==> run C <==
==> flow/design.v (excerpt) <==
module fp2_sub_add_correction
#(
  parameter RADIX = 32,
  parameter DIGITS = 14,
  parameter DIGITS_LOG = ( 
  (DIGITS <= 2) ? 1 : 
  (DIGITS <= 4) ? 2 : 
  (DIGITS <= 8) ? 3 : 
  (DIGITS <= 16) ? 4 : 
  (DIGITS <= 32) ? 5 : 
  (DIGITS <= 64) ? 6 : 
  (DIGITS <= 128) ? 7 : 
  (DIGITS <= 256) ? 8 : 
  (DIGITS <= 512) ? 9 : 
  (DIGITS <= 1024) ? 10 : 
  (DIGITS <= 2048) ? 11 : 
  (DIGITS <= 4096) ? 12 : 
  (DIGITS <= 8192) ? 13 : 
  (DIGITS <= 16384) ? 14 : 
  (DIGITS <= 32768) ? 15 : 
  (DIGITS <= 65536) ? 16 : 
  (DIGITS <= 131072) ? 17 : 
  (DIGITS <= 262144) ? 18 : 
  (DIGITS <= 524288) ? 19 : 
  (DIGITS <= 1048576) ? 20 : 
  (DIGITS <= 2097152) ? 21 : 
  (DIGITS <= 4194304) ? 22 : 
  (DIGITS <= 8388608) ? 23 : 
  (DIGITS <= 16777216) ? 24 : 
  (DIGITS <= 33554432) ? 25 : 
  (DIGITS <= 67108864) ? 26 : 
  (DIGITS <= 134217728) ? 27 : 
  (DIGITS <= 268435456) ? 28 : 
  (DIGITS <= 536870912) ? 29 : 
  (DIGITS <= 1073741824) ? 30 : 
  -1), 
  parameter FILE_CONST_PX2 = "px2.mem",
  parameter FILE_CONST_PX4 = "px4.mem"
)
(
  input wire start,
  input wire rst,
  input wire clk,
  input wire [2:0] cmd,  
  input wire extension_field_op,  
  output wire mem_a_0_rd_en,
  output wire [DIGITS_LOG-1:0] mem_a_0_rd_addr,
  input  wire [RADIX-1:0] mem_a_0_dout,
  output wire mem_a_1_rd_en,
  output wire [DIGITS_LOG-1:0] mem_a_1_rd_addr,
  input  wire [RADIX-1:0] mem_a_1_dout,
  output wire mem_b_0_rd_en,
  output wire [DIGITS_LOG-1:0] mem_b_0_rd_addr,
  ...
Settings: LEC_CHECK=0, ABC_AREA=1, CAP_MARGIN=20, CORE_MARGIN=2, CORE_UTILIZATION=72, CTS_CLUSTER_SIZE=10, HOLD_SLACK_MARGIN=0.27, PLACE_DENSITY_LB_ADDON=0.09, SETUP_SLACK_MARGIN=0.85, SLEW_MARGIN=20, TNS_END_PERCENT=5; clock period 4.78 ns.
run.sh (not shown) runs the stock make flow with config.mk's settings and CLKGATE_MAP_FILE=.
==> run A: changes against run C <==
- ABC_AREA: 1 -> 0
- CAP_MARGIN: 20 -> 30
- CORE_UTILIZATION: 72 -> 67
- CTS_CLUSTER_SIZE: 10 -> 25
- GPL_ROUTABILITY_DRIVEN: not set -> 1
- HOLD_SLACK_MARGIN: 0.27 -> 0.3
- PLACE_DENSITY_LB_ADDON: 0.09 -> not set
- SETUP_SLACK_MARGIN: 0.85 -> 0.94
- TNS_END_PERCENT: 5 -> not set
==> flow/constraint.sdc (replaced) <==
create_clock -name core_clock -period 3.19 [get_ports {clk}]
set_input_delay 0.6380 -clock core_clock [delete_from_list [all_inputs] [get_ports {clk}]]
set_output_delay 0.6380 -clock core_clock [all_outputs]
set_load 0.01 [all_outputs]
==> run D: changes against run C <==
- ABC_AREA: 1 -> not set
- CORE_UTILIZATION: 72 -> 70
- CTS_CLUSTER_SIZE: 10 -> 13
- PLACE_DENSITY_LB_ADDON: 0.09 -> not set
- SETUP_SLACK_MARGIN: 0.85 -> -0.28
- TNS_END_PERCENT: 5 -> not set
==> flow/constraint.sdc (replaced) <==
create_clock -name core_clock -period 2.84 [get_ports {clk}]
set_input_delay 0.5680 -clock core_clock [delete_from_list [all_inputs] [get_ports {clk}]]
set_output_delay 0.5680 -clock core_clock [all_outputs]
set_load 0.01 [all_outputs]
==> flow_metrics.env <==
# flow metrics
export IMPL_setup_viol=52
export IMPL_violatedChecks="setup timing"
export IMPL_critPathSlowestCell="sky130_fd_sc_hd__or4_1"
export IMPL_outcome="failed layout checks"
export IMPL_holdPathStages=4
export IMPL_setup_ws_ps=-602.4
[end of results for run A]
==> flow_metrics.env <==
# flow metrics
export IMPL_outcome="failed layout checks"
export IMPL_violatedChecks="capacitance limit, slew limit, setup timing"
export IMPL_setup_viol=736
export IMPL_synthesis_area_um2=86840
export IMPL_max_cap_violations=1
export IMPL_tritoncts_num_sinks=2065
export IMPL_worst_path_cell_trace="buf_6 > nand4_1 > buf_4 > nor2_4 > a221oi_2 > nor2_1 > a21oi_2 > fa_2 > inv_2 > fa_2 > a211o_4 > a2111oi_4 > o211a_1 > o211ai_1 > nand2_1 > o21ai_2 > buf_4 > a31oi_2 > xor2_1 > o21ai_1"
export IMPL_number_of_clock_tree_buffers_in_the_layout=309
export IMPL_via_per_inst=7.634
export IMPL_holdPathStages=4
export IMPL_setup_ws_ps=-857.0
export IMPL_maxSlewViolCount=15
[end of results for run D]
==> flow_metrics.env <==
# flow metrics
export IMPL_floorplan_nets=8663
export IMPL_setup_viol=0
export IMPL_grt_busiest_layer="met2"
export IMPL_outcome="finished clean"
export IMPL_holdPathStages=2
export IMPL_met2_length_um=131100
export IMPL_crit_family="buffers and inverters"
export IMPL_setup_ws_ps=804.8
export IMPL_seq_pwr_mw=19.7
export IMPL_tap_cells=1625
[end of results for run C]
